`design/flow/run.sh`:
```
#!/bin/bash
# the make line also repeats each setting of config.mk as NAME=value (left out here)
make -C /OpenROAD-flow-scripts/flow DESIGN_CONFIG=/design/flow/config.mk WORK_HOME=/design/flow/orfs CLKGATE_MAP_FILE= finish
```
`design/flow/config.mk`:
```
export PLATFORM = sky130hd
export DESIGN_NAME = RSA_TOP
export DESIGN_NICKNAME = RSA_TOP
export VERILOG_FILES = /design/flow/design.v
export SDC_FILE = /design/flow/constraint.sdc
export NUM_CORES = 4
export LEC_CHECK = 0
export ABC_AREA = 1
export CAP_MARGIN = 20
export CELL_PAD_IN_SITES_DETAIL_PLACEMENT = 1
export CELL_PAD_IN_SITES_GLOBAL_PLACEMENT = 1
export CORE_MARGIN = 2
export CORE_UTILIZATION = 40
export CTS_CLUSTER_SIZE = 31
export SLEW_MARGIN = 40
```
`design/flow/constraint.sdc`:
```
create_clock -name core_clock -period 98.2 [get_ports {clk}]
set_input_delay 19.6400 -clock core_clock [delete_from_list [all_inputs] [get_ports {clk}]]
set_output_delay 19.6400 -clock core_clock [all_outputs]
set_load 0.01 [all_outputs]
```
`design/flow/design.v`:
```
module RSA_IP #(parameter WIDTH = 3) (
    IN_P, IN_Q, IN_E,
    OUT_N, OUT_D 
);
input  [WIDTH-1:0]   IN_P, IN_Q;
input  [WIDTH*2-1:0] IN_E;
output [WIDTH*2-1:0] OUT_N, OUT_D;
genvar k ; 
assign OUT_N = IN_P * IN_Q ;
wire [WIDTH*2-2:0] phi_N ;
assign phi_N = (IN_P - 1) * (IN_Q - 1) ;
wire        [WIDTH*2-2:0] r        [0:2*WIDTH-1] ;
wire signed [WIDTH*2-1:0] t        [0:2*WIDTH-1] ;
wire        [4:0]         quotient [0:2*WIDTH-1] ;
assign r[0] = phi_N ;
assign t[0] = 0 ;
assign quotient[0] = 0 ;
assign r[1] = IN_E ;
assign t[1] = 1 ;
assign quotient[1] = 0 ;
generate
	for (k=2 ; k< (2*WIDTH) ; k=k+1) begin : gen_d_level
		assign quotient[k] = r[k-2]  /  r[k-1] ; 
		assign t[k] = (r[k-1] ==1)? t[k-1]         : t[k-2]  - quotient[k] * t[k-1] ;
		assign r[k] = (r[k-1] ==1)? 1 				: r[k-2]  - quotient[k] * r[k-1] ;
	end
endgenerate
assign OUT_D =(t[(2*WIDTH)-1] > 0 ) ? t[(2*WIDTH)-1] : t[(2*WIDTH)-1] + phi_N; 
endmodule
module RSA_TOP (
    clk, rst_n, in_valid,
    in_p, in_q, in_e, in_c,
    out_valid, out_m
);
input clk, rst_n, in_valid;
input [3:0] in_p, in_q;
input [7:0] in_e, in_c;
output reg out_valid;
output reg [7:0] out_m;
parameter WIDTH = 4 ;
parameter ST_IN = 0 ;
parameter ST_OUT = 1 ;  
reg current_state  ;
reg next_state  ;
reg  [WIDTH*2-1:0] c_text , c_wait_1 ;
reg  [WIDTH-1  :0] get_p, get_q ;
reg  [WIDTH*2-1:0] get_e ;
reg  [WIDTH*2-1:0] decrypted_text  ;
reg  [WIDTH*2-1:0] decrypted_text_wait_1  ;
wire [WIDTH*2-1:0] OUT_D, OUT_N ;
reg  [WIDTH*2-1:0] private_D , private_N ;
reg  [2:0] count_number ;
reg  [2:0] count_out ; 
integer i  ;
reg count_1 ;
always@(posedge clk, negedge rst_n)
begin
	if(!rst_n)
		begin
			count_1 <= 'd0 ;
		end
	else if (current_state == ST_IN)
		begin
			if (in_valid) begin
				if(count_1 !=1) 
					count_1 <= count_1 + 'd1 ;
			end
		end
	else
		count_1 <= 'd0 ;
end	
reg [2:0] count_8 ;
always@(posedge clk, negedge rst_n)
begin
	if(!rst_n)
		begin
			count_8 <= 'd0 ;
		end
	else if (current_state == ST_IN)
		begin
			if (in_valid) begin
				count_8 <= count_8 + 'd1 ;
			end
		end
	else if (current_state == ST_OUT)
		begin
			count_8 <= count_8 + 'd1 ;
		end
	else
		count_8 <= 'd0 ;
end
always@(posedge clk, negedge rst_n)
begin
	if(!rst_n)
		begin
			get_e <='d0;
			get_p <='d0;
			get_q <='d0;
		end
	else 
		begin
			if (count_1 == 0)
				begin
					get_e <= in_e ;
					get_p <= in_p ;
					get_q <= in_q ;
				end
		end	
end
always@(posedge clk, negedge rst_n)
begin
	if(!rst_n)
		begin
				c_text <= 'd0;
		end
	else if (current_state == ST_IN)
		begin
			if(in_valid ) 
				c_text <= in_c;
		end
end
always@ (posedge clk , negedge rst_n )begin
	if (!rst_n )begin
		c_wait_1 <= 'd0 ;
	end else begin
		c_wait_1 <= c_text ;
	end
end
always@(posedge clk, negedge rst_n)
begin
	if(!rst_n)begin
			private_D <= 'd0;
			private_N <= 'd0;
	end
	else if (current_state == ST_IN)begin
			if (count_1 == 1)begin
				private_D <= OUT_D;
				private_N <= OUT_N;
			end
	end
end
RSA_IP #(.WIDTH(WIDTH)) U0 ( .IN_P(get_p) , .IN_Q(get_q) , .IN_E(get_e) , .OUT_N (OUT_N) , .OUT_D (OUT_D) )  ; 
wire [WIDTH*2-1:0] a0 , a1  ;
wire [WIDTH*4-1:0] a0_square ;
assign a0 = c_wait_1 % private_N ;	 
assign a0_square = a0*a0 ;  
assign a1 = (a0_square)  % private_N ;	 
reg [WIDTH*2-1:0] pipe_a0 , pipe_a1 ;
always@(posedge clk , negedge rst_n)begin
	if (!rst_n)begin
		pipe_a0    <= 'd0 ;
		pipe_a1    <= 'd0 ;
	end else begin
		pipe_a0 <= a0 ;
		pipe_a1 <= a1 ;
	end
end
wire [WIDTH*2-1:0] a0_a1_value ; 
reg [WIDTH*2-1:0] tmp_1_to_2 ;
wire [WIDTH*2-1:0] a2, a3 ;
wire [WIDTH*4-1:0] pipe_a1_square  ;
wire [WIDTH*4-1:0] a2_square   ;
wire [WIDTH*4-1:0] pipe_a0_mult_a1 ;
assign pipe_a1_square  = (pipe_a1 * pipe_a1) ;
assign pipe_a0_mult_a1 = (pipe_a0 * pipe_a1) ; 
assign a2_square   = (a2      * a2 ) ; 
assign a0_a1_value = (pipe_a0_mult_a1  ) % private_N ; 
assign a2          = (pipe_a1_square   ) % private_N ;
assign a3      = (a2_square    ) % private_N ; 
always@(*)begin
	if (private_D[0] == 1  && private_D[1] == 1)begin
		tmp_1_to_2 = a0_a1_value ;
	end else if (private_D[0] == 1  && private_D[1] == 0)begin
		tmp_1_to_2 = pipe_a0 ;
	end else if (private_D[0] == 0  && private_D[1] == 1)begin
		tmp_1_to_2 = pipe_a1 ;
	end else begin   
		tmp_1_to_2 = 0 ;
	end
end
reg [WIDTH*2-1:0] pipe_a3 , pipe_tmp1 , pipe_a2;
always@(posedge clk , negedge rst_n)begin
	if (!rst_n)begin
		pipe_a3    <= 'd0 ;
		pipe_tmp1  <= 'd0 ;
		pipe_a2    <= 'd0 ;
	end else begin
		pipe_tmp1  <= tmp_1_to_2 ;
		pipe_a3    <= a3 ;
		pipe_a2    <= a2 ; 
	end
end
reg [WIDTH*2-1:0] tmp_2_to_3 ;
wire [WIDTH*2-1:0] a4, a5 ;
wire [WIDTH*4-1:0] pipe_a3_square  ;
wire [WIDTH*4-1:0] tmp_a4_square   ;
assign pipe_a3_square  = (pipe_a3 * pipe_a3 ) ;
assign tmp_a4_square   = (a4  * a4  ) ;
assign a4 = (pipe_a3_square )%private_N ; 
assign a5 = (tmp_a4_square  )%private_N ;
wire [WIDTH*4-1:0] pipe_a2_a3 ;
assign pipe_a2_a3 = pipe_a2 * pipe_a3 ; 
wire [WIDTH*2-1:0] a2_a3_value ;
assign a2_a3_value = pipe_a2_a3% private_N ; 
always@(*)begin
	if (private_D[2] == 1  && private_D[3] == 1)begin
		tmp_2_to_3 = a2_a3_value ;
	end else if (private_D[2] == 1  && private_D[3] == 0)begin
		tmp_2_to_3 = pipe_a2 ;
	end else if (private_D[2] == 0  && private_D[3] == 1)begin
		tmp_2_to_3 = pipe_a3 ;
	end else begin   
		tmp_2_to_3 = 0 ;
	end
end
reg [WIDTH*2-1:0] pipe_a5 , pipe_tmp2_0 , pipe_a4 , pipe_tmp2_1 ;
reg in_valid_3 ; 
always@(posedge clk , negedge rst_n)begin
	if (!rst_n)begin
		pipe_a5        <= 'd0 ;
		pipe_a4        <= 'd0 ;
		pipe_tmp2_0    <= 'd0 ;
		pipe_tmp2_1    <= 'd0 ;
	end else begin
		pipe_a5      <= a5 ;
		pipe_a4      <= a4 ;
		pipe_tmp2_0  <= pipe_tmp1 ; 
		pipe_tmp2_1  <= tmp_2_to_3 ; 
	end
end
reg [WIDTH*2-1:0] tmp_3_to_4_0 , tmp_3_to_4_1 ;
wire [WIDTH*2-1:0] a6 ;
wire [WIDTH*4-1:0] pipe_a5_square ;
assign pipe_a5_square = (pipe_a5 * pipe_a5 ) ;
assign a6     = (pipe_a5_square)%private_N ; 
wire [WIDTH*4-1:0] pipe_a4_a5 ;
assign pipe_a4_a5  = pipe_a4 * pipe_a5 ; 
wire [WIDTH*2-1:0] a4_a5_value ;
assign a4_a5_value = pipe_a4_a5 % private_N ; 
wire [WIDTH*4-1:0] pipe_tmp0_tmp1 ;
assign pipe_tmp0_tmp1 = pipe_tmp2_0 * pipe_tmp2_1 ; 
wire [WIDTH*2-1:0] tmp0_tmp1_value ;
assign tmp0_tmp1_value = pipe_tmp0_tmp1 % private_N ; 
always@(*)begin    
	if (private_D[4] == 1  && private_D[5] == 1)begin
		tmp_3_to_4_0 = a4_a5_value ;
	end else if (private_D[4] == 1  && private_D[5] == 0)begin
		tmp_3_to_4_0 = pipe_a4 ;
	end else if (private_D[4] == 0  && private_D[5] == 1)begin
		tmp_3_to_4_0 = pipe_a5 ;
	end else begin   
		tmp_3_to_4_0 = 0 ;
	end
end
always@(*)begin
	if (pipe_tmp2_0 == 0  && pipe_tmp2_1 == 0)begin
		tmp_3_to_4_1 = 0 ;
	end else if (pipe_tmp2_0 == 0 ) begin
		tmp_3_to_4_1 = pipe_tmp2_1 ;
	end else if (pipe_tmp2_1 == 0)begin
		tmp_3_to_4_1 = pipe_tmp2_0 ;
	end else begin  
		tmp_3_to_4_1 = tmp0_tmp1_value ;
	end
end
reg [WIDTH*2-1:0] pipe_a6 , pipe_tmp3_0 , pipe_tmp3_1 ;
always@(posedge clk , negedge rst_n)begin
	if (!rst_n)begin
		pipe_a6	     <= 'd0 ;
		pipe_tmp3_0  <= 'd0 ;
	 	pipe_tmp3_1  <= 'd0 ; 
	end else begin
		pipe_a6	      <= a6 ;
		pipe_tmp3_0   <= tmp_3_to_4_0 ; 
		pipe_tmp3_1   <= tmp_3_to_4_1 ; 
	end
end
reg [WIDTH*2-1:0] tmp_4_to_5 ; 
wire [WIDTH*4-1:0] pipe_tmp3_0_tmp3_1 ;
assign pipe_tmp3_0_tmp3_1 = pipe_tmp3_0 * pipe_tmp3_1 ;
wire [WIDTH*2-1:0] tmp3_0_tmp3_1_value ;
assign  tmp3_0_tmp3_1_value = pipe_tmp3_0_tmp3_1 % private_N ; 
always@(*)begin
	if (pipe_tmp3_0 == 0  && pipe_tmp3_1 == 0)begin
		tmp_4_to_5 = 0 ;
	end else if (pipe_tmp3_0 == 0 ) begin
		tmp_4_to_5 = pipe_tmp3_1 ;
	end else if (pipe_tmp3_1 == 0)begin
		tmp_4_to_5 = pipe_tmp3_0 ;
	end else begin  
		tmp_4_to_5 = tmp3_0_tmp3_1_value ;
	end
end
reg [WIDTH*2-1:0] pipe_tmp5_0, pipe_tmp5_1 ;
always@(posedge clk , negedge rst_n)begin
	if (!rst_n)begin
		pipe_tmp5_0 <= 'd0 ;
		pipe_tmp5_1 <= 'd0 ;
	end else begin
		pipe_tmp5_0 <= pipe_a6 ;
		pipe_tmp5_1 <= tmp_4_to_5 ; 
	end
end
reg [WIDTH*2-1:0] tmp_5_to_6 ; 
wire [WIDTH*4-1:0] pipe_tmp5_0_tmp5_1 ;
assign pipe_tmp5_0_tmp5_1 = pipe_tmp5_0 * pipe_tmp5_1 ;
wire [WIDTH*2-1:0] tmp5_0_tmp5_1_value ;
assign tmp5_0_tmp5_1_value = pipe_tmp5_0_tmp5_1 % private_N ; 
always@(*)begin
	if (private_D[6] == 0  && pipe_tmp5_1 == 0)begin
		tmp_5_to_6 = 0 ;
	end else if (private_D[6] == 0 ) begin
		tmp_5_to_6 = pipe_tmp5_1 ;
	end else if (pipe_tmp5_1 == 0)begin
		tmp_5_to_6 = pipe_tmp5_0 ;
	end else begin  
		tmp_5_to_6 = tmp5_0_tmp5_1_value ;
	end
end
always@(posedge clk , negedge rst_n)begin
	if (!rst_n)begin
		decrypted_text <= 'd0 ;
	end else begin
		decrypted_text <= tmp_5_to_6 ; 
	end
end
always@(posedge clk , negedge rst_n)
begin
	if(!rst_n)
		begin
			out_valid <= 'd0; 
			out_m     <= 'd0; 
		end
	else if (current_state == ST_OUT)
		begin
			out_valid <= 'd1 ;
			out_m	  <= decrypted_text ;
		end
	else 
		begin
			out_valid <= 'd0 ;
			out_m	  <= 'd0 ;
		end
end
always@ (posedge clk , negedge rst_n)
begin
	if (!rst_n ) begin
		current_state <= ST_IN ;
	end else begin
		current_state <= next_state ;
	end
end
always@(*)begin
	case(current_state)
		ST_IN : begin
				if (count_8 == 7 )
					next_state = ST_OUT ; 
				else 
					next_state = ST_IN ; 
		end
		ST_OUT : begin
				if (count_8 == 7)
					next_state = ST_IN ;
				else 
					next_state = ST_OUT ; 
		end
		default : next_state = ST_IN ; 
	endcase
end
endmodule
```
==> impl_metrics.csv, run 1 <==
group,metric,value,unit
clock_tree,clkTransAtPathRegs,80,ps
sta,setup-violations-final,0,
clock_tree,root_buffer,"clkbuf_16",
critical_path,cp.arrival,87290,ps
placement,port_buffers,34,
sta,setup_ws,11350,ps
critical_path,r2r_setup_slack,11350,ps
finish,comb_area,89600,µm²
synth,yosysTopAreaCell,"ha_1",
min_path,min_from,"pipe_a6[5]",
finish,fillers,34376,
synth,syn_area,105000,µm²
clock_tree,clock_path_buffers,2,
synth,common_cells,"3451 x nand2_1, 2585 x inv_1, 1973 x ha_1",
critical_path,ff2ff_path_depth,415,
placement,place_congestion,0.837,
sta,whs,356,ps
finish,final-seq-area,4520,µm²
flow_run,warnings,73,
placement,dp.final_hpwl,275000,µm
sta,finClkSkew,22.9,ps
sta,post-route-period-util,88.4,%
run_status,status,"no timing/DRC/antenna violations",
sta,hold_viol,0,
detailed_routing,drt_iter0_drc,3042,
die,dieArea,268000,µm²
synth,top_cells_by_area,"ha_1 23%, nand2_1 12%, fa_1 10%",
critical_path,path_buffers,59,
critical_path,cp.depth,415,
synth,synthSimpleGateAreaFrac,23.7,%
clock_tree,cts_setup_buffers,0,
synth,synthMuxAreaShare,0.167,%
critical_path,crit_path_top_delay_cell,"a21oi_1",
clock_tree,clock_latency,560,ps
synth,avgSynthCellArea,6.67,µm²
global_routing,grt_pass1_vias,108578,
detailed_routing,drt-pass1-iter-count,6,
clock_tree,cts.sink_count,180,
global_routing,antenna_found_initial,16,
synth,edf_count,0,
synth,ys_types,81,
synth,ys_ff,180,
die,fp_util,40.2,%
finish,area_growth,4.72,%
synth,compound_area_share,17.0,%
min_path,hp-class,"flop to flop",
clock_tree,cts_tree,"built",
critical_path,critical_path_required,98630,ps
finish,layout.nets,18164,
critical_path,cp_max_fo,22,
die,fp.dieW,517,µm
synth,ys_area,105000,µm²
critical_path,crit_type,"flop to flop",
detailed_routing,wl_per_cell,17.0,µm
synth,netlist_instances,15802,
synth,ys_async_sr_fraction,100,%
detailed_routing,vias,100790,
sta,drv_slew,0,
critical_path,slowest_delay,610,ps
sta,slew_headroom,41.0,%
clock_tree,htreeDepth,4,
detailed_routing,viasPerCell,5.26,
synth,logic_family,"adder cells",
sta,tns,0,ps
global_routing,grt_pass1_wl,544000,µm
sta,worst_pin_slew,885,ps
global_routing,grt_util_all_layers,24.5,%
synth,ys_sh_adder,33.4,%
clock_tree,cts_resized,0,
critical_path,crit_top_cell,"nand2_1",
die,io-pin-count,36,
min_path,min_to,"pipe_tmp5_0[5]",
critical_path,critPathCapture,"private_D[6]",
sta,layout_min_cycle_time,86850,ps
critical_path,r2r_start,"get_q[0]",
min_path,hold_depth,0,
die,core_area,262000,µm²
die,std_cell_rows,188,
sta,rsz0062_at_grt,"no",
critical_path,cp-startpoint,"get_q[0]",
critical_path,endpoint_kind,"flop",
flow_run,cap_violations,0,
detailed_routing,ant_nets,0,
synth,ys_cells,15802,
synth,ys_sh_xor,10.6,%
global_routing,grt_max_degree,74,
synth,top_area_share,23.4,%
detailed_routing,route.detailed.drc,0,
critical_path,critPathTopFamily,"AND-OR/OR-AND gates",
synth,top_cell,"nand2_1",
die,dieHeight,517,µm
global_routing,overflow,0,
synth,yosys_warnings,2,
synth,ys.flop_type,"dfrtp_1",
placement,place_ws,10910,ps
synth,ys_seq_share,4.28,%
clock_tree,hold_buffers,0,
sta,max_freq,0.0115,GHz
detailed_routing,drt_wl_total,326000,µm
critical_path,critPathLaunchType,"flop",
critical_path,reg2reg_to,"private_D[6]",
clock_tree,numCtsBuffers,17,
## per-layer routing
metal / share of wire, % / vias up / GRT usage (%)
li1: - / 50881 / -
met1: 45 / 49023 / 29.8
met2: 51 / 610 / 47.0
met3: 1.3 / 274 / 1.07
met4: 2.2 / 2 / 5.33
met5: 0.0040 / - / 0
## stage by stage
stage | util (%) | instances | area, µm²
after floorplan | - | 15806 | 105000
after global placement | 41.8 | 19127 | 110000
after detailed placement | 41.8 | 19133 | 110000
after CTS | 42.0 | 19165 | 110000
after global routing | 42.1 | 19171 | 110000
final | 42.1 | 19175 | 110000
## layout make-up
| cell class | count | area share, % |
|---|---|---|
| Antenna cell | 10 | 0.0227 |
| Clock buffer | 17 | 0.386 |
| Clock inverter | 15 | 0.204 |
| Inverter | 2665 | 9.14 |
| Multi-Input combinational cell | 12644 | 81.2 |
| Sequential cell | 180 | 4.10 |
| Tap cell | 3515 | 3.99 |
| Timing Repair Buffer | 129 | 0.966 |
==> run 2: changes to the inputs <==
Settings changed: ABC_AREA 1 to unset, CELL_PAD_IN_SITES_DETAIL_PLACEMENT 1 to unset, CELL_PAD_IN_SITES_GLOBAL_PLACEMENT 1 to unset, CORE_UTILIZATION 40 to 72, CTS_CLUSTER_SIZE 31 to 14, HOLD_SLACK_MARGIN set to 0.29, PLACE_DENSITY_LB_ADDON set to 0.27, SETUP_SLACK_MARGIN set to 2.16, SLEW_MARGIN 40 to 20.
Clock period 98.2 ns to 14.4 ns, I/O delays scaled along.
==> run 2 against run 1 <==
Effect of this change: the run now fails in detailed placement (3_5_place_dp); area after synthesis up 0.96%; synthesized cell count down 12%; die size down 44%.
==> impl_metrics.csv, run 2 <==
group,metric,value,unit
run_status,status,"stopped before the end",
run_status,stop_stage,"detailed placement (3_5_place_dp)",
run_status,firstError,"[ERROR DPL-0033] detailed placement checks failed during check placement.",
synth,ys_seq_share,4.23,%
die,fp_util,72.3,%
synth,yosys_warnings,2,
synth,edf_count,0,
synth,common_cells,"1973 x ha_1, 1307 x nand2_1, 1149 x nor2_1",
synth,netlist_instances,13935,
die,core_area,147000,µm²
synth,synthMuxAreaShare,5.60,%
synth,top_area_share,23.2,%
placement,place_congestion,1.02,
synth,synthSimpleGateAreaFrac,21.9,%
synth,avgSynthCellArea,7.63,µm²
die,dieHeight,388,µm
synth,compound_area_share,23.9,%
die,dieArea,151000,µm²
synth,ys_sh_xor,6.01,%
die,std_cell_rows,141,
synth,ys_async_sr_fraction,100,%
synth,yosysTopAreaCell,"ha_1",
synth,ys_sh_adder,33.2,%
placement,port_buffers,34,
synth,ys.flop_type,"dfrtp_1",
die,io-pin-count,36,
synth,ys_cells,13935,
synth,ys_ff,180,
synth,ys_area,106000,µm²
synth,ys_types,139,
synth,logic_family,"adder cells",
die,fp.dieW,388,µm
synth,top_cell,"ha_1",
synth,top_cells_by_area,"ha_1 23%, fa_1 9.9%, o21a_1 5.9%",
synth,syn_area,106000,µm²
## run 2: metrics by stage
| step | instance area, µm² | TNS, ps | hold WS, ps | worst slack [ps] |
|---|---|---|---|---|
| floorplan | 109000 | -3092050 | 331 | -56300 |
| global placement | 145000 | -2829010 | 339 | -52550 |
==> run 3: changes to the inputs <==
Settings changed: CORE_ASPECT_RATIO set to 0.89, CORE_UTILIZATION 72 to 61, CTS_CLUSTER_DIAMETER set to 274, CTS_CLUSTER_SIZE 14 to unset, GPL_TIMING_DRIVEN set to 1, HOLD_SLACK_MARGIN 0.29 to unset, MAX_ROUTING_LAYER set to met4, MIN_ROUTING_LAYER set to met1, PLACE_DENSITY_LB_ADDON 0.27 to unset, SETUP_SLACK_MARGIN 2.16 to unset, SLEW_MARGIN 20 to 5, TNS_END_PERCENT set to 75.
Clock period 14.4 ns to 74.9 ns, I/O delays scaled along.
==> run 3 against run 2 <==
Effect of this change: now clean on timing, DRC and antenna; synthesized cell count stayed put; area after synthesis unchanged; die size rose by 18%.
==> impl_metrics.csv, run 3 <==
group,metric,value,unit
run_status,status,"no timing/DRC/antenna violations",
detailed_routing,viasPerCell,6.28,
clock_tree,cts.sink_count,180,
critical_path,cp_max_fo,10,
detailed_routing,ant_nets,0,
global_routing,antenna_found_initial,13,
detailed_routing,drt_wl_total,311000,µm
detailed_routing,drt_iter0_drc,7427,
clock_tree,htreeDepth,4,
clock_tree,clock_path_buffers,2,
finish,final-seq-area,4550,µm²
flow_run,warnings,74,
sta,post-route-period-util,97.6,%
sta,rsz0062_at_grt,"yes",
min_path,hold_depth,0,
clock_tree,clock_latency,580,ps
sta,drv_slew,0,
synth,ys_area,106000,µm²
synth,ys_cells,13935,
clock_tree,cts_tree,"built",
synth,ys_seq_share,4.23,%
detailed_routing,drt-pass1-iter-count,10,
die,core_area,173000,µm²
synth,top_area_share,23.2,%
critical_path,critPathTopFamily,"AND-OR/OR-AND gates",
synth,ys_async_sr_fraction,100,%
die,fp_util,61.4,%
synth,ys_sh_adder,33.2,%
placement,dp.cells,16405,
global_routing,overflow,0,
min_path,min_to,"pipe_tmp2_0[5]",
sta,layout_min_cycle_time,73080,ps
critical_path,endpoint_kind,"flop",
die,io-pin-count,36,
sta,max_freq,0.0137,GHz
synth,ys.flop_type,"dfrtp_1",
synth,ys_ff,180,
synth,synthSimpleGateAreaFrac,21.9,%
critical_path,path_buffers,23,
critical_path,crit_path_top_delay_cell,"or4b_2",
clock_tree,clkTransAtPathRegs,90,ps
flow_run,cap_violations,0,
finish,comb_area,98600,µm²
critical_path,critPathCapture,"private_D[6]",
die,dieArea,178000,µm²
sta,slew_headroom,24.0,%
sta,finClkSkew,21.7,ps
sta,setup-violations-final,0,
global_routing,grt_pass1_wl,504000,µm
synth,common_cells,"1973 x ha_1, 1307 x nand2_1, 1149 x nor2_1",
min_path,hp-class,"flop to flop",
finish,fin_area,116000,µm²
critical_path,ff2ff_path_depth,392,
critical_path,r2r_setup_slack,1820,ps
critical_path,cp.arrival,73520,ps
clock_tree,numCtsBuffers,17,
finish,area_growth,9.21,%
global_routing,grt_pass1_vias,100215,
global_routing,grt_util_all_layers,35.0,%
synth,avgSynthCellArea,7.63,µm²
detailed_routing,wl_per_cell,18.7,µm
sta,worst_pin_slew,1140,ps
critical_path,crit_top_cell,"ha_1",
placement,dp.final_hpwl,243000,µm
clock_tree,root_buffer,"clkbuf_16",
synth,compound_area_share,23.9,%
synth,synthMuxAreaShare,5.60,%
synth,top_cell,"ha_1",
critical_path,critPathLaunchType,"flop",
synth,logic_family,"adder cells",
critical_path,cp-startpoint,"get_q[0]",
placement,port_buffers,34,
synth,yosysTopAreaCell,"ha_1",
synth,syn_area,106000,µm²
placement,dpl_cell_area,112000,µm²
sta,hold_viol,0,
die,fp.dieW,447,µm
synth,yosys_warnings,2,
critical_path,critical_path_required,75340,ps
finish,fillers,14963,
critical_path,slowest_delay,640,ps
synth,ys_sh_xor,6.01,%
min_path,min_from,"pipe_tmp1[5]",
global_routing,grt_max_degree,79,
synth,edf_count,0,
detailed_routing,vias,104401,
critical_path,r2r_start,"get_q[0]",
synth,ys_types,139,
die,std_cell_rows,144,
placement,place_congestion,0.959,
die,dieHeight,398,µm
finish,final_core_utilization,67.1,%
critical_path,reg2reg_to,"private_D[6]",
detailed_routing,route.detailed.drc,0,
critical_path,cp.depth,392,
critical_path,crit_type,"flop to flop",
synth,top_cells_by_area,"ha_1 23%, fa_1 9.9%, o21a_1 5.9%",
synth,netlist_instances,13935,
finish,fin_cells,16636,
finish,layout.nets,16807,
## run 3: area by class of cell
class	instances	share of cell area [%]
Antenna cell	7	0.0151
Clock buffer	19	0.381
Clock inverter	13	0.139
Inverter	1101	3.61
Multi-Input combinational cell	12311	84.9
Sequential cell	180	3.91
Tap cell	2336	2.52
Timing Repair Buffer	669	4.51
## run 3: timing repair
item / CTS / global route
hold buffers: 0 / 0
pin swaps: 14 / 281
endpoints found under the setup margin: 23 / 23
endpoints found under the hold margin: 0 / 0
resized: 63 / 476
setup buffers: 16 / 172
## run 3: per-layer routing
| layer | vias to the layer above | routed length (µm) | part of all wire (%) | GRT usage [%] |
|---|---|---|---|---|
| li1 | 50972 | - | - | - |
| met1 | 50002 | 143000 | 46 | 47.1 |
| met2 | 2942 | 141000 | 45 | 56.3 |
| met3 | 485 | 18300 | 5.9 | 3.03 |
| met4 | 0 | 8770 | 2.8 | 9.13 |
| met5 | - | 0 | 0 | - |
## run 3: stage by stage
stage / setup TNS (ps) / hold WS, ps / setup slack, ps
after global routing: -15030 / 350 / -1190
final: 0 / 342 / 1820
after CTS: 0 / 348 / 27.0
after detailed placement: -16340 / 335 / -1480
after global placement: -546 / 335 / -106
after floorplan: 0 / 331 / 19.7
==> run 4: changes to the inputs <==
Settings changed: CAP_MARGIN 20 to 40, CELL_PAD_IN_SITES_GLOBAL_PLACEMENT set to 2, CORE_MARGIN 2 to 10, CORE_UTILIZATION 61 to 25, CTS_CLUSTER_DIAMETER 274 to 34, MAX_ROUTING_LAYER met4 to met5, MIN_ROUTING_LAYER met1 to met2, PLACE_DENSITY_LB_ADDON set to 0.16.
Clock period 74.9 ns to 120.0 ns, I/O delays scaled along.
==> run 4 against run 3 <==
Effect of this change: still clean; die size went up to 2.5 times the previous value; core utilization down 40 points; via count is 33% higher; critical path type unchanged; critical endpoint is now private_D[0]; largest cell class unchanged.
==> impl_metrics.csv, run 4 <==
group,metric,value,unit
clock_tree,clkTransAtPathRegs,100,ps
synth,synthSimpleGateAreaFrac,21.9,%
detailed_routing,drt_wl_total,363000,µm
sta,tns,0,ps
clock_tree,numCtsBuffers,25,
detailed_routing,drt-pass1-iter-count,10,
clock_tree,clock_latency,610,ps
sta,slew_headroom,33.0,%
synth,ys_area,106000,µm²
critical_path,crit_type,"flop to flop",
global_routing,grt_util_met3,37.8,%
global_routing,overflow,0,
critical_path,critical_path_required,120490,ps
synth,ys_seq_share,4.23,%
finish,area_growth,8.36,%
critical_path,cp.depth,377,
detailed_routing,route.detailed.drc,0,
critical_path,r2r_start,"get_q[0]",
sta,worst_pin_slew,1010,ps
synth,ys_cells,13935,
sta,rsz0062_at_grt,"no",
detailed_routing,viasPerCell,7.05,
die,std_cell_rows,225,
critical_path,r2r_setup_slack,28670,ps
synth,logic_family,"adder cells",
clock_tree,root_buffer,"clkbuf_16",
synth,ys_sh_adder,33.2,%
synth,top_cell,"ha_1",
synth,avgSynthCellArea,7.63,µm²
critical_path,path_buffers,27,
synth,ys_async_sr_fraction,100,%
finish,layout.nets,16411,
critical_path,critPathTopFamily,"AND-OR/OR-AND gates",
finish,fin_cells,19637,
synth,top_cells_by_area,"ha_1 23%, fa_1 9.9%, o21a_1 5.9%",
critical_path,cp_max_fo,19,
synth,netlist_instances,13935,
synth,edf_count,0,
global_routing,use_met1,0,%
clock_tree,htreeDepth,4,
synth,synthMuxAreaShare,5.60,%
flow_run,warnings,75,
min_path,min_to,"pipe_tmp2_0[0]",
critical_path,crit_path_top_delay_cell,"or4_1",
finish,fillers,46520,
detailed_routing,drt_iter0_drc,11459,
min_path,min_from,"pipe_tmp1[0]",
clock_tree,cts.sink_count,180,
global_routing,grt_max_degree,101,
synth,yosysTopAreaCell,"ha_1",
detailed_routing,ant_nets,0,
sta,setup-violations-final,0,
detailed_routing,vias,138394,
run_status,status,"no timing/DRC/antenna violations",
critical_path,critPathLaunchType,"flop",
critical_path,slowest_delay,790,ps
die,dieHeight,635,µm
sta,max_freq,0.0109,GHz
sta,layout_min_cycle_time,91330,ps
global_routing,antenna_found_initial,19,
clock_tree,hold_buffers,0,
placement,dp.final_hpwl,286000,µm
synth,syn_area,106000,µm²
sta,finClkSkew,38.2,ps
die,fp.dieW,711,µm
clock_tree,cts_setup_buffers,0,
synth,ys_ff,180,
synth,yosys_warnings,2,
global_routing,grt_pass1_vias,154272,
synth,top_area_share,23.2,%
synth,ys_sh_xor,6.01,%
synth,common_cells,"1973 x ha_1, 1307 x nand2_1, 1149 x nor2_1",
synth,ys_types,139,
die,io-pin-count,36,
detailed_routing,wl_per_cell,18.5,µm
critical_path,cp-startpoint,"get_q[0]",
global_routing,grt_busiest_layer,"met3",
global_routing,grt_pass1_wl,567000,µm
global_routing,grt_use_met2,24.6,%
min_path,hp-class,"flop to flop",
sta,post-route-period-util,76.1,%
placement,place_congestion,0.825,
placement,dpl_cell_area,114000,µm²
synth,ys.flop_type,"dfrtp_1",
die,core_area,423000,µm²
clock_tree,cts_tree,"built",
clock_tree,cts_resized,0,
critical_path,crit_top_cell,"ha_1",
flow_run,cap_violations,0,
sta,drv_slew,0,
critical_path,reg2reg_to,"private_D[0]",
global_routing,grt_util_all_layers,23.4,%
finish,fin_area,115000,µm²
finish,final_core_utilization,27.3,%
critical_path,cp.arrival,91820,ps
sta,hold_viol,0,
placement,dp.cells,19524,
placement,port_buffers,34,
sta,whs,345,ps
critical_path,critPathCapture,"private_D[0]",
critical_path,ff2ff_path_depth,377,
min_path,hold_depth,0,
die,fp_util,25.2,%
die,dieArea,452000,µm²
synth,compound_area_share,23.9,%
critical_path,endpoint_kind,"flop",
clock_tree,clock_path_buffers,3,
[run 4: layout make-up]
cell class | count | area (µm²) | share of cell area [%]
tap | 5675 | 7100 | 6.16
sequential | 180 | 4520 | 3.92
clock buffer | 28 | 647 | 0.561
antenna | 72 | 180 | 0.156
clock inverter | 5 | 55.1 | 0.0478
multi-input combinational | 12311 | 96500 | 83.7
inverter | 1101 | 4190 | 3.64
timing repair buffer | 265 | 2100 | 1.82
[run 4: per-stage QoR]
stage,worst slack (ps)
6_report,28670
3_3_place_gp,29800
4_1_cts,30120
2_1_floorplan,40320
5_1_grt,20760
3_5_place_dp,30490
[run 4: metal layers]
metal  wire length (µm)  share of wire (%)
met1                  0                  0
met2             176000                 48
met3             174000                 48
met4              11300                3.1
met5               1600               0.44
==> run 5: changes to the inputs <==
Settings changed: ABC_AREA set to 1, CAP_MARGIN 40 to 15, CELL_PAD_IN_SITES_GLOBAL_PLACEMENT 2 to unset, CORE_ASPECT_RATIO 0.89 to unset, CORE_MARGIN 10 to 2, CORE_UTILIZATION 25 to 72, CTS_CLUSTER_DIAMETER 34 to unset, GPL_TIMING_DRIVEN 1 to unset, HOLD_SLACK_MARGIN set to -0.09, MAX_ROUTING_LAYER met5 to unset, MIN_ROUTING_LAYER met2 to unset, PLACE_DENSITY set to 0.95, PLACE_DENSITY_LB_ADDON 0.16 to unset, SETUP_SLACK_MARGIN set to -2.0, SLEW_MARGIN 5 to 20, TNS_END_PERCENT 75 to 5.
Clock period 120.0 ns to 61.1 ns, I/O delays scaled along.
==> run 5 against run 4 <==
Effect of this change: the run now fails in global routing (5_1_grt); synthesized cell count is 13% higher; die size down 67%; area after synthesis down 0.95%.
==> impl_metrics.csv, run 5 <==
group,metric,value,unit
global_routing,overflow,1920,
synth,ys_seq_share,4.28,%
die,dieHeight,387,µm
synth,ys_cells,15802,
placement,place_congestion,0.959,
die,fp_util,72.5,%
die,io-pin-count,36,
synth,ys_area,105000,µm²
synth,ys_sh_xor,10.6,%
synth,yosysTopAreaCell,"ha_1",
placement,dp.cells,18222,
synth,ys_sh_adder,33.4,%
synth,top_cells_by_area,"ha_1 23%, nand2_1 12%, fa_1 10%",
placement,place_ws,-5340,ps
synth,yosys_warnings,2,
placement,port_buffers,34,
clock_tree,root_buffer,"clkbuf_16",
synth,edf_count,0,
synth,synthMuxAreaShare,0.167,%
synth,common_cells,"3451 x nand2_1, 2585 x inv_1, 1973 x ha_1",
synth,ys_async_sr_fraction,100,%
die,dieArea,149000,µm²
synth,top_cell,"nand2_1",
clock_tree,htreeDepth,4,
synth,avgSynthCellArea,6.67,µm²
die,std_cell_rows,140,
synth,logic_family,"adder cells",
synth,synthSimpleGateAreaFrac,23.7,%
synth,compound_area_share,17.0,%
placement,dp.final_hpwl,238000,µm
synth,ys_ff,180,
synth,ys.flop_type,"dfrtp_1",
run_status,stop_stage,"global routing (5_1_grt)",
run_status,firstError,"[ERROR GRT-0232] Routing congestion too high. Check the congestion heatmap in the GUI.",
synth,netlist_instances,15802,
clock_tree,clock_path_buffers,2,
run_status,status,"stopped before the end",
synth,top_area_share,23.4,%
clock_tree,cts.sink_count,180,
clock_tree,numCtsBuffers,17,
global_routing,grt_util_all_layers,71.8,%
synth,syn_area,105000,µm²
synth,ys_types,81,
die,fp.dieW,387,µm
die,core_area,145000,µm²
==> run 5: repair_timing <==
item,in CTS
resized,178
setup buffers,64
cloned,4
pin swaps,117
endpoints found under the setup margin,23
hold buffers,0
==> run 5: routing by layer <==
| metal | GRT usage, % | overflow |
|---|---|---|
| met2 | 87.9 | 1026 |
| met3 | 59.5 | 194 |
| met5 | 45.5 | 17 |
| met4 | 66.0 | 461 |
| met1 | 70.6 | 222 |
==> run 5: per-stage QoR <==
step / hold WS [ps] / setup TNS [ps] / area, µm²
floorplan: 331 / -58090 / 106000
global placement: 351 / -11060 / 113000
detailed placement: 359 / -82660 / 113000
CTS: 379 / -54260 / 115000
==> run 6: changes to the inputs <==
Settings changed: ABC_AREA 1 to 0, CELL_PAD_IN_SITES_DETAIL_PLACEMENT set to 1, CELL_PAD_IN_SITES_GLOBAL_PLACEMENT set to 2, CORE_MARGIN 2 to 9, CORE_UTILIZATION 72 to 39, CTS_CLUSTER_SIZE set to 31, GPL_ROUTABILITY_DRIVEN set to 0, GPL_TIMING_DRIVEN set to 0, HOLD_SLACK_MARGIN -0.09 to 0.2, MAX_ROUTING_LAYER set to met5, MIN_ROUTING_LAYER set to met2, PLACE_DENSITY 0.95 to unset, PLACE_DENSITY_LB_ADDON set to 0.1, SETUP_SLACK_MARGIN -2.0 to 5.0, SLEW_MARGIN 20 to 40, TNS_END_PERCENT 5 to unset.
Clock period 61.1 ns to 53.3 ns, I/O delays scaled along.
==> run 6 against run 5 <==
Effect of this change: the layout now fails its checks (setup timing); synthesized cell count is 12% lower; area after synthesis is 0.96% higher; die size is 95% higher.
==> impl_metrics.csv, run 6 <==
group,metric,value,unit
die,fp_util,39.2,%
placement,dp.final_hpwl,292000,µm
synth,ys_sh_xor,6.01,%
critical_path,crit_type,"flop to flop",
clock_tree,htreeDepth,4,
die,dieHeight,540,µm
flow_run,cap_violations,0,
synth,ys_types,139,
critical_path,reg2reg_to,"private_D[6]",
synth,ys_async_sr_fraction,100,%
finish,area_growth,25.6,%
detailed_routing,route.detailed.drc,0,
die,std_cell_rows,191,
finish,layout.nets,17854,
placement,place_ws,-31800,ps
global_routing,grt_pass1_wl,605000,µm
critical_path,cp-startpoint,"get_p[0]",
global_routing,grt_pass1_vias,167394,
placement,port_buffers,34,
synth,top_area_share,23.2,%
sta,tns,-427220,ps
global_routing,grt_max_degree,62,
sta,setup_ws,-23740,ps
global_routing,use_met1,0,%
critical_path,r2r_start,"get_p[0]",
sta,setup-violations-final,23,
synth,ys_ff,180,
clock_tree,clock_path_buffers,3,
synth,ys.flop_type,"dfrtp_1",
synth,yosys_warnings,2,
synth,compound_area_share,23.9,%
sta,drv_slew,0,
clock_tree,root_buffer,"clkbuf_16",
global_routing,grt_busiest_layer,"met3",
global_routing,overflow,0,
clock_tree,cts.sink_count,180,
critical_path,slowest_delay,600,ps
detailed_routing,drt_wl_total,410000,µm
min_path,hold_depth,0,
die,core_area,271000,µm²
synth,ys_cells,13935,
synth,yosysTopAreaCell,"ha_1",
run_status,status,"failed layout checks",
sta,slew_headroom,26.4,%
flow_run,warnings,74,
detailed_routing,drt-pass1-iter-count,14,
sta,rsz0062_at_grt,"yes",
synth,synthSimpleGateAreaFrac,21.9,%
global_routing,grt_util_met3,50.3,%
min_path,hp-class,"flop to flop",
critical_path,critPathCapture,"private_D[6]",
die,fp.dieW,540,µm
run_status,check.faults,"setup timing",
synth,netlist_instances,13935,
synth,top_cell,"ha_1",
min_path,min_to,"pipe_tmp5_0[1]",
synth,synthMuxAreaShare,5.60,%
critical_path,cp.arrival,77450,ps
critical_path,crit_top_cell,"o21a_1",
synth,logic_family,"adder cells",
critical_path,r2r_setup_slack,-23740,ps
synth,top_cells_by_area,"ha_1 23%, fa_1 9.9%, o21a_1 5.9%",
sta,finClkSkew,49.5,ps
global_routing,antenna_found_initial,8,
detailed_routing,wl_per_cell,21.6,µm
synth,ys_sh_adder,33.2,%
critical_path,critPathTopFamily,"AND-OR/OR-AND gates",
detailed_routing,drt_iter0_drc,24022,
clock_tree,clock_latency,630,ps
clock_tree,clkTransAtPathRegs,90,ps
sta,max_freq,0.0130,GHz
critical_path,crit_path_top_delay_cell,"fa_2",
sta,hold_viol,0,
sta,layout_min_cycle_time,77040,ps
detailed_routing,viasPerCell,8.13,
synth,ys_area,106000,µm²
synth,syn_area,106000,µm²
detailed_routing,vias,154231,
synth,common_cells,"1973 x ha_1, 1307 x nand2_1, 1149 x nor2_1",
global_routing,grt_util_all_layers,37.5,%
die,dieArea,292000,µm²
clock_tree,cts_tree,"built",
synth,avgSynthCellArea,7.63,µm²
critical_path,ff2ff_path_depth,399,
global_routing,grt_use_met2,46.1,%
critical_path,critPathLaunchType,"flop",
critical_path,critical_path_required,53710,ps
synth,edf_count,0,
critical_path,cp_max_fo,9,
critical_path,endpoint_kind,"flop",
synth,ys_seq_share,4.23,%
detailed_routing,ant_nets,0,
sta,worst_pin_slew,1100,ps
min_path,min_from,"pipe_a6[1]",
die,io-pin-count,36,
critical_path,cp.depth,399,
critical_path,path_buffers,38,
clock_tree,numCtsBuffers,25,
sta,post-route-period-util,145,%
-- run 6: through the flow --
stage	instances	hold slack, ps	area, µm²	utilization [%]
6_report	18959	328	134000	49.3
5_1_grt	18922	326	133000	49.3
4_1_cts	18070	333	121000	44.7
3_5_place_dp	17595	337	115000	42.4
3_3_place_gp	17543	334	113000	41.8
2_1_floorplan	13939	331	109000	-
-- run 6: cell type report --
cell class / instances / area (µm²)
Inverter: 1101 / 4250
Sequential cell: 180 / 4530
Clock inverter: 5 / 81.3
Buffer: 347 / 2610
Antenna cell: 57 / 143
Clock buffer: 27 / 653
Timing Repair Buffer: 1361 / 11800
Multi-Input combinational cell: 12311 / 105000
Fill cell: 32502 / 137000
Tap cell: 3570 / 4470
-- run 6: repair_timing --
| item | in CTS | in global routing |
|---|---|---|
| endpoints found under the setup margin | 31 | 69 |
| pin swaps | 327 | 914 |
| buffers inserted | 443 | 814 |
| resized | 526 | 1207 |
| hold buffers | 0 | 0 |
| cloned | 0 | 17 |
-- run 6: per-layer routing --
layer  vias to the layer above  part of all wire [%]
li1                      52535                     -
met1                     53882                     0
met2                     42865                    51
met3                      4800                    39
met4                       149                   9.0
met5                         -                   1.2
==> run 7: changes to the inputs <==
Settings changed: ABC_AREA 0 to unset, CAP_MARGIN 15 to 20, CELL_PAD_IN_SITES_DETAIL_PLACEMENT 1 to unset, CELL_PAD_IN_SITES_GLOBAL_PLACEMENT 2 to unset, CORE_MARGIN 9 to 2, CORE_UTILIZATION 39 to 40, CTS_CLUSTER_SIZE 31 to unset, GPL_ROUTABILITY_DRIVEN 0 to unset, GPL_TIMING_DRIVEN 0 to unset, HOLD_SLACK_MARGIN 0.2 to unset, MAX_ROUTING_LAYER met5 to unset, MIN_ROUTING_LAYER met2 to unset, PLACE_DENSITY_LB_ADDON 0.1 to unset, SETUP_SLACK_MARGIN 5.0 to -2.0, SLEW_MARGIN 40 to 20.
Clock period 53.3 ns to 85.7 ns, I/O delays scaled along.
==> run 7 against run 6 <==
Effect of this change: now clean on timing, DRC and antenna; largest cell class unchanged; core utilization shrank 7.0 points; cell count shrank 8.4%; area after synthesis is the same; highest routed layer is now met4.
==> impl_metrics.csv, run 7 <==
group,metric,value,unit
run_status,status,"no timing/DRC/antenna violations",
detailed_routing,drt-pass1-iter-count,6,
clock_tree,cts_tree,"built",
finish,area_growth,5.41,%
synth,logic_family,"adder cells",
min_path,hold_depth,0,
critical_path,cp_max_fo,17,
sta,slew_headroom,25.9,%
detailed_routing,drt_iter0_drc,5708,
die,io-pin-count,36,
detailed_routing,drt_wl_total,287000,µm
synth,synthSimpleGateAreaFrac,21.9,%
critical_path,cp.arrival,82110,ps
global_routing,antenna_found_initial,10,
synth,ys_seq_share,4.23,%
global_routing,grt_util_met3,1.36,%
synth,syn_area,106000,µm²
critical_path,crit_path_top_delay_cell,"or4b_2",
critical_path,r2r_start,"get_q[0]",
critical_path,cp.depth,384,
die,core_area,265000,µm²
synth,top_area_share,23.2,%
clock_tree,clock_latency,580,ps
placement,port_buffers,34,
synth,ys_sh_xor,6.01,%
clock_tree,hold_buffers,0,
sta,setup-violations-final,0,
critical_path,crit_type,"flop to flop",
synth,synthMuxAreaShare,5.60,%
synth,ys_async_sr_fraction,100,%
global_routing,grt_pass1_wl,478000,µm
global_routing,use_met1,30.1,%
detailed_routing,route.detailed.drc,0,
sta,post-route-period-util,95.3,%
placement,place_congestion,0.860,
clock_tree,root_buffer,"clkbuf_16",
placement,dp.cells,17330,
critical_path,reg2reg_to,"private_D[2]",
critical_path,critPathCapture,"private_D[2]",
synth,ys_area,106000,µm²
synth,yosysTopAreaCell,"ha_1",
critical_path,path_buffers,29,
clock_tree,clock_path_buffers,2,
die,fp_util,40.2,%
global_routing,grt_max_degree,81,
finish,fin_cells,17367,
critical_path,crit_top_cell,"ha_1",
critical_path,critPathLaunchType,"flop",
sta,hold_viol,0,
clock_tree,cts.sink_count,180,
global_routing,overflow,0,
critical_path,r2r_setup_slack,4030,ps
synth,ys_cells,13935,
sta,layout_min_cycle_time,81670,ps
critical_path,endpoint_kind,"flop",
synth,ys_ff,180,
flow_run,warnings,71,
synth,avgSynthCellArea,7.63,µm²
sta,worst_pin_slew,1100,ps
critical_path,critical_path_required,86140,ps
placement,dp.final_hpwl,227000,µm
clock_tree,clkTransAtPathRegs,100,ps
global_routing,grt_pass1_vias,92812,
sta,setup_ws,4030,ps
global_routing,grt_use_met2,34.7,%
critical_path,ff2ff_path_depth,384,
synth,ys_sh_adder,33.2,%
detailed_routing,wl_per_cell,16.5,µm
flow_run,cap_violations,0,
synth,netlist_instances,13935,
sta,finClkSkew,31.3,ps
min_path,hp-class,"flop to flop",
die,dieHeight,520,µm
global_routing,grt_util_all_layers,20.9,%
global_routing,grt_busiest_layer,"met2",
clock_tree,numCtsBuffers,17,
synth,top_cell,"ha_1",
critical_path,cp-startpoint,"get_q[0]",
die,fp.dieW,520,µm
die,std_cell_rows,189,
synth,compound_area_share,23.9,%
clock_tree,htreeDepth,4,
synth,common_cells,"1973 x ha_1, 1307 x nand2_1, 1149 x nor2_1",
sta,max_freq,0.0122,GHz
placement,place_ws,2760,ps
synth,edf_count,0,
finish,final_core_utilization,42.3,%
synth,top_cells_by_area,"ha_1 23%, fa_1 9.9%, o21a_1 5.9%",
min_path,min_from,"pipe_tmp1[0]",
sta,drv_slew,0,
synth,yosys_warnings,2,
synth,ys.flop_type,"dfrtp_1",
synth,ys_types,139,
finish,layout.nets,16345,
detailed_routing,vias,97612,
die,dieArea,270000,µm²
detailed_routing,ant_nets,0,
critical_path,critPathTopFamily,"AND-OR/OR-AND gates",
detailed_routing,viasPerCell,5.62,
critical_path,slowest_delay,680,ps
min_path,min_to,"pipe_tmp2_0[0]",
run 7: through the flow:
step	setup TNS [ps]	hold slack [ps]	instance area, µm²
final	0	354	112000
after global routing	-42350	362	112000
after CTS	0	357	112000
after detailed placement	0	336	111000
after global placement	0	332	111000
after floorplan	0	331	106000
run 7: cell type report:
type                       instances  area, µm²
fill                           27307     153000
multi-input combinational      12311      96700
sequential                       180       4520
tap                             3533       4420
inverter                        1101       4190
timing repair buffer             207       1670
clock buffer                      17        425
clock inverter                    15        215
antenna                            3       7.51
run 7: per-layer routing:
layer	share of wire [%]	wire, µm
met3	3.7	10700
met1	50	144000
met2	45	128000
met4	1.4	4060
met5	0	0
run 7: what timing repair did:
item / in CTS / in global routing
buffers inserted: 0 / 2
setup endpoints to repair: 0 / 23
resized: 0 / 58
==> run 8: changes to the inputs <==
Settings changed: ABC_AREA set to 1, CORE_UTILIZATION 40 to 72, MAX_ROUTING_LAYER set to met4, PLACE_DENSITY_LB_ADDON set to 0.21, SETUP_SLACK_MARGIN -2.0 to unset.
Clock period 85.7 ns to 61.1 ns, I/O delays scaled along.
==> run 8 against run 7 <==
Effect of this change: the run now fails in global routing (5_1_grt); die size shrank 45%; area after synthesis decreased by 0.95%; synthesized cell count is 13% higher.
==> impl_metrics.csv, run 8 <==
group,metric,value,unit
synth,ys_seq_share,4.28,%
clock_tree,root_buffer,"clkbuf_16",
synth,yosys_warnings,2,
die,dieHeight,387,µm
die,std_cell_rows,140,
clock_tree,cts.sink_count,180,
die,io-pin-count,36,
synth,ys_types,81,
clock_tree,numCtsBuffers,17,
synth,ys_async_sr_fraction,100,%
run_status,stop_stage,"global routing (5_1_grt)",
run_status,status,"stopped before the end",
synth,synthMuxAreaShare,0.167,%
synth,ys_sh_xor,10.6,%
synth,ys.flop_type,"dfrtp_1",
global_routing,overflow,8,
synth,yosysTopAreaCell,"ha_1",
synth,logic_family,"adder cells",
run_status,firstError,"[ERROR GRT-0232] Routing congestion too high. Check the congestion heatmap in the GUI.",
die,core_area,145000,µm²
synth,netlist_instances,15802,
synth,synthSimpleGateAreaFrac,23.7,%
die,dieArea,149000,µm²
die,fp.dieW,387,µm
placement,port_buffers,34,
synth,ys_sh_adder,33.4,%
synth,top_cell,"nand2_1",
synth,ys_ff,180,
die,fp_util,72.5,%
placement,dp.cells,18387,
placement,place_congestion,0.932,
synth,syn_area,105000,µm²
synth,edf_count,0,
clock_tree,clock_path_buffers,2,
synth,top_area_share,23.4,%
placement,dp.final_hpwl,214000,µm
synth,compound_area_share,17.0,%
clock_tree,hold_buffers,0,
clock_tree,htreeDepth,4,
synth,avgSynthCellArea,6.67,µm²
synth,top_cells_by_area,"ha_1 23%, nand2_1 12%, fa_1 10%",
synth,ys_area,105000,µm²
global_routing,grt_util_all_layers,50.1,%
synth,ys_cells,15802,
placement,dpl_cell_area,115000,µm²
synth,common_cells,"3451 x nand2_1, 2585 x inv_1, 1973 x ha_1",
==> run 8: layer usage <==
layer  track usage (%)  GRT overflow
met4              34.7             1
met2              71.4             6
met5                 -             -
met1              53.4             0
met3              26.0             1
==> run 8: metrics by stage <==
stage	setup slack (ps)	utilization, %
3_3_place_gp	-775	78.8
3_5_place_dp	-2350	78.8
4_1_cts	1.35	80.8
2_1_floorplan	-1240	-
==> run 8: repair_timing <==
item,CTS
resized,278
gates cloned,4
endpoints found under the hold margin,0
setup endpoints to repair,23
pin swaps,309
setup buffers,163
==> run 9: changes to the inputs <==
Settings changed: CORE_ASPECT_RATIO set to 0.89, CTS_CLUSTER_DIAMETER set to 34, CTS_CLUSTER_SIZE set to 24, GPL_TIMING_DRIVEN set to 1, MIN_ROUTING_LAYER set to met1, PLACE_DENSITY set to 0.5, PLACE_DENSITY_LB_ADDON 0.21 to unset, SLEW_MARGIN 20 to 5, TNS_END_PERCENT set to 75.
Clock period 61.1 ns to 105.0 ns, I/O delays scaled along.
==> run 9 against run 8 <==
Effect of this change: the run now finishes clean; area after synthesis unchanged; die size about the same; synthesized cell count unchanged.
==> impl_metrics.csv, run 9 <==
group,metric,value,unit
global_routing,overflow,0,
finish,comb_area,89500,µm²
detailed_routing,drt_iter0_drc,6596,
detailed_routing,route.detailed.drc,0,
clock_tree,clkTransAtPathRegs,100,ps
critical_path,cp-startpoint,"get_q[0]",
placement,port_buffers,34,
die,std_cell_rows,132,
synth,yosysTopAreaCell,"ha_1",
synth,logic_family,"adder cells",
critical_path,reg2reg_to,"private_D[6]",
critical_path,slowest_delay,630,ps
critical_path,critPathCapture,"private_D[6]",
sta,drv_slew,0,
die,core_area,145000,µm²
synth,ys_types,81,
finish,final-seq-area,4510,µm²
synth,syn_area,105000,µm²
clock_tree,htreeDepth,4,
critical_path,r2r_setup_slack,19290,ps
detailed_routing,wl_per_cell,15.7,µm
sta,rsz0062_at_grt,"no",
critical_path,ff2ff_path_depth,407,
detailed_routing,drt_wl_total,276000,µm
flow_run,warnings,73,
sta,post-route-period-util,81.6,%
synth,synthMuxAreaShare,0.167,%
sta,tns,0,ps
critical_path,r2r_start,"get_q[0]",
die,dieHeight,365,µm
min_path,hp-class,"flop to flop",
synth,compound_area_share,17.0,%
clock_tree,cts.sink_count,180,
synth,synthSimpleGateAreaFrac,23.7,%
min_path,min_from,"pipe_a6[4]",
global_routing,grt_max_degree,88,
die,fp_util,72.5,%
placement,dp.final_hpwl,224000,µm
clock_tree,cts_setup_buffers,0,
die,fp.dieW,409,µm
synth,ys_async_sr_fraction,100,%
clock_tree,cts_resized,0,
synth,ys_seq_share,4.28,%
sta,finClkSkew,32.8,ps
run_status,status,"no timing/DRC/antenna violations",
synth,ys_area,105000,µm²
finish,layout.nets,18142,
clock_tree,clock_path_buffers,2,
clock_tree,hold_buffers,0,
sta,slew_headroom,32.6,%
synth,top_area_share,23.4,%
sta,worst_pin_slew,1000,ps
synth,ys_ff,180,
synth,ys_sh_adder,33.4,%
synth,avgSynthCellArea,6.67,µm²
critical_path,crit_path_top_delay_cell,"nor2_1",
synth,ys_cells,15802,
flow_run,cap_violations,0,
synth,edf_count,0,
clock_tree,clock_latency,570,ps
sta,hold_viol,0,
synth,top_cell,"nand2_1",
min_path,min_to,"pipe_tmp5_0[4]",
synth,yosys_warnings,2,
finish,area_growth,2.59,%
synth,common_cells,"3451 x nand2_1, 2585 x inv_1, 1973 x ha_1",
synth,top_cells_by_area,"ha_1 23%, nand2_1 12%, fa_1 10%",
critical_path,cp.arrival,86140,ps
critical_path,critPathLaunchType,"flop",
critical_path,critical_path_required,105430,ps
synth,ys.flop_type,"dfrtp_1",
clock_tree,cts_tree,"built",
sta,whs,347,ps
clock_tree,numCtsBuffers,17,
global_routing,grt_util_all_layers,37.4,%
critical_path,crit_type,"flop to flop",
critical_path,endpoint_kind,"flop",
clock_tree,root_buffer,"clkbuf_16",
critical_path,path_buffers,55,
detailed_routing,viasPerCell,5.82,
finish,fillers,11806,
sta,max_freq,0.0117,GHz
detailed_routing,vias,102413,
die,dieArea,149000,µm²
synth,ys_sh_xor,10.6,%
detailed_routing,drt-pass1-iter-count,8,
critical_path,critPathTopFamily,"AND-OR/OR-AND gates",
global_routing,grt_pass1_vias,99935,
critical_path,cp_max_fo,22,
sta,setup-violations-final,0,
critical_path,cp.depth,407,
synth,netlist_instances,15802,
sta,layout_min_cycle_time,85710,ps
global_routing,grt_pass1_wl,463000,µm
global_routing,antenna_found_initial,7,
placement,place_congestion,0.963,
critical_path,crit_top_cell,"nand2_1",
detailed_routing,ant_nets,0,
min_path,hold_depth,0,
die,io-pin-count,36,
-- run 9: routing by layer --
metal,GRT usage (%),share of wire (%)
met5,-,0
met1,44.5,42
met3,4.21,6.3
met2,65.1,48
met4,13.5,3.7
-- run 9: cell type report --
class	instances	area share (%)
Sequential cell	180	4.17
Multi-Input combinational cell	12644	82.8
Tap cell	1943	2.25
Clock buffer	17	0.394
Inverter	2665	9.33
Clock inverter	15	0.191
Antenna cell	11	0.0255
Timing Repair Buffer	107	0.831
-- run 9: stage by stage --
step                std cells  instance area (µm²)  worst slack (ps)  util, %
finish                  17582               108000             19290     74.4
global route            17574               108000             13180     74.4
CTS                     17561               108000             21450     74.3
detailed placement      17529               107000             21780     73.9
global placement        17529               107000             24720     73.9
floorplan               15806               105000             35620        -
==> run 10: changes to the inputs <==
Settings changed: CORE_UTILIZATION 72 to 58, CTS_CLUSTER_SIZE 24 to 72, SETUP_SLACK_MARGIN set to 0.6.
Clock period 105.0 ns to 72.4 ns, I/O delays scaled along.
==> run 10 against run 9 <==
Effect of this change: die size increased by 24%; global-route usage decreased by 6.3 points; synthesized cell count unchanged; clock skew decreased by 11 ps; setup slack got worse by 13000 ps; first-iteration DRC count decreased by 15%; still clean; highest routed layer unchanged; largest cell class unchanged; count of clock-buffer cells in the layout increased by 2; non-clock buffer count increased by 380; core utilization decreased by 12 points.
==> impl_metrics.csv, run 10 <==
group,metric,value,unit
synth,ys_types,81,
min_path,hp-class,"flop to flop",
global_routing,grt_pass1_wl,472000,µm
critical_path,crit_type,"flop to flop",
synth,netlist_instances,15802,
critical_path,crit_path_top_delay_cell,"fa_1",
die,fp_util,58.4,%
synth,synthMuxAreaShare,0.167,%
global_routing,grt_pass1_vias,97737,
die,io-pin-count,36,
detailed_routing,route.detailed.drc,0,
sta,slew_headroom,25.1,%
sta,setup-violations-final,0,
sta,hold_viol,0,
critical_path,path_buffers,61,
detailed_routing,drt_iter0_drc,5584,
min_path,hold_depth,0,
run_status,status,"no timing/DRC/antenna violations",
finish,final_core_utilization,62.2,%
min_path,min_from,"pipe_a6[4]",
sta,setup_ws,5860,ps
clock_tree,root_buffer,"clkbuf_16",
synth,ys_seq_share,4.28,%
clock_tree,numCtsBuffers,17,
synth,logic_family,"adder cells",
critical_path,reg2reg_to,"private_D[5]",
critical_path,critPathLaunchType,"flop",
clock_tree,clock_latency,560,ps
sta,tns,0,ps
clock_tree,hold_buffers,0,
clock_tree,clock_path_buffers,2,
global_routing,overflow,0,
synth,top_cell,"nand2_1",
flow_run,cap_violations,0,
placement,port_buffers,34,
sta,rsz0062_at_grt,"yes",
placement,dpl_cell_area,110000,µm²
synth,compound_area_share,17.0,%
critical_path,critPathCapture,"private_D[5]",
critical_path,crit_top_cell,"nand2_1",
synth,edf_count,0,
critical_path,ff2ff_path_depth,401,
detailed_routing,wl_per_cell,15.3,µm
sta,layout_min_cycle_time,66540,ps
sta,drv_slew,0,
min_path,min_to,"pipe_tmp5_0[4]",
critical_path,cp.depth,401,
sta,post-route-period-util,91.9,%
critical_path,cp.arrival,66990,ps
synth,common_cells,"3451 x nand2_1, 2585 x inv_1, 1973 x ha_1",
clock_tree,cts_tree,"built",
critical_path,cp_max_fo,13,
synth,ys_async_sr_fraction,100,%
critical_path,r2r_start,"get_p[1]",
clock_tree,cts.sink_count,180,
sta,whs,352,ps
die,dieArea,185000,µm²
synth,ys_sh_xor,10.6,%
synth,ys_cells,15802,
finish,layout.nets,18526,
detailed_routing,drt-pass1-iter-count,6,
detailed_routing,drt_wl_total,281000,µm
sta,finClkSkew,21.9,ps
die,fp.dieW,456,µm
sta,worst_pin_slew,1120,ps
synth,ys_ff,180,
placement,place_ws,1200,ps
global_routing,grt_max_degree,89,
global_routing,antenna_found_initial,9,
die,dieHeight,406,µm
critical_path,r2r_setup_slack,5860,ps
synth,yosysTopAreaCell,"ha_1",
synth,ys_area,105000,µm²
synth,ys.flop_type,"dfrtp_1",
placement,dp.final_hpwl,231000,µm
detailed_routing,viasPerCell,5.50,
finish,fin_area,112000,µm²
critical_path,endpoint_kind,"flop",
synth,yosys_warnings,2,
synth,top_area_share,23.4,%
synth,top_cells_by_area,"ha_1 23%, nand2_1 12%, fa_1 10%",
flow_run,warnings,74,
synth,syn_area,105000,µm²
clock_tree,htreeDepth,4,
die,core_area,180000,µm²
synth,ys_sh_adder,33.4,%
critical_path,slowest_delay,570,ps
detailed_routing,ant_nets,0,
critical_path,critPathTopFamily,"adder cells",
clock_tree,clkTransAtPathRegs,90,ps
die,std_cell_rows,147,
global_routing,grt_util_all_layers,31.0,%
detailed_routing,vias,101111,
placement,place_congestion,0.927,
finish,area_growth,6.51,%
sta,max_freq,0.0150,GHz
synth,avgSynthCellArea,6.67,µm²
critical_path,cp-startpoint,"get_p[1]",
critical_path,critical_path_required,72860,ps
synth,synthSimpleGateAreaFrac,23.7,%
-- run 10: layout make-up --
cell class	instances	area, µm²
timing repair inverter	1	5.00
tap	2384	2980
timing repair buffer	487	3790
clock inverter	13	159
fill	16883	68200
clock buffer	19	433
multi-input combinational	12647	90100
sequential	180	4560
antenna	4	10.0
inverter	2665	10100
-- run 10: layer usage --
layer,vias to the layer above,track usage (%),part of all wire (%),wire [µm]
li1,51687,-,-,-
met1,47136,39.8,46,130000
met2,1905,52.3,46,130000
met3,383,2.16,4.1,11500
met4,0,9.71,3.3,9280
met5,-,-,0,0
-- run 10: stage by stage --
step / std cells
after floorplan: 15806
after global placement: 18276
after detailed placement: 18277
after CTS: 18309
after global routing: 18399
final: 18400
-- run 10: repair_timing --
item / 4_1_cts / 5_1_grt
setup endpoints to repair: 0 / 23
endpoints found under the hold margin: 0 / 0
gates resized: 0 / 272
setup buffers: 0 / 78
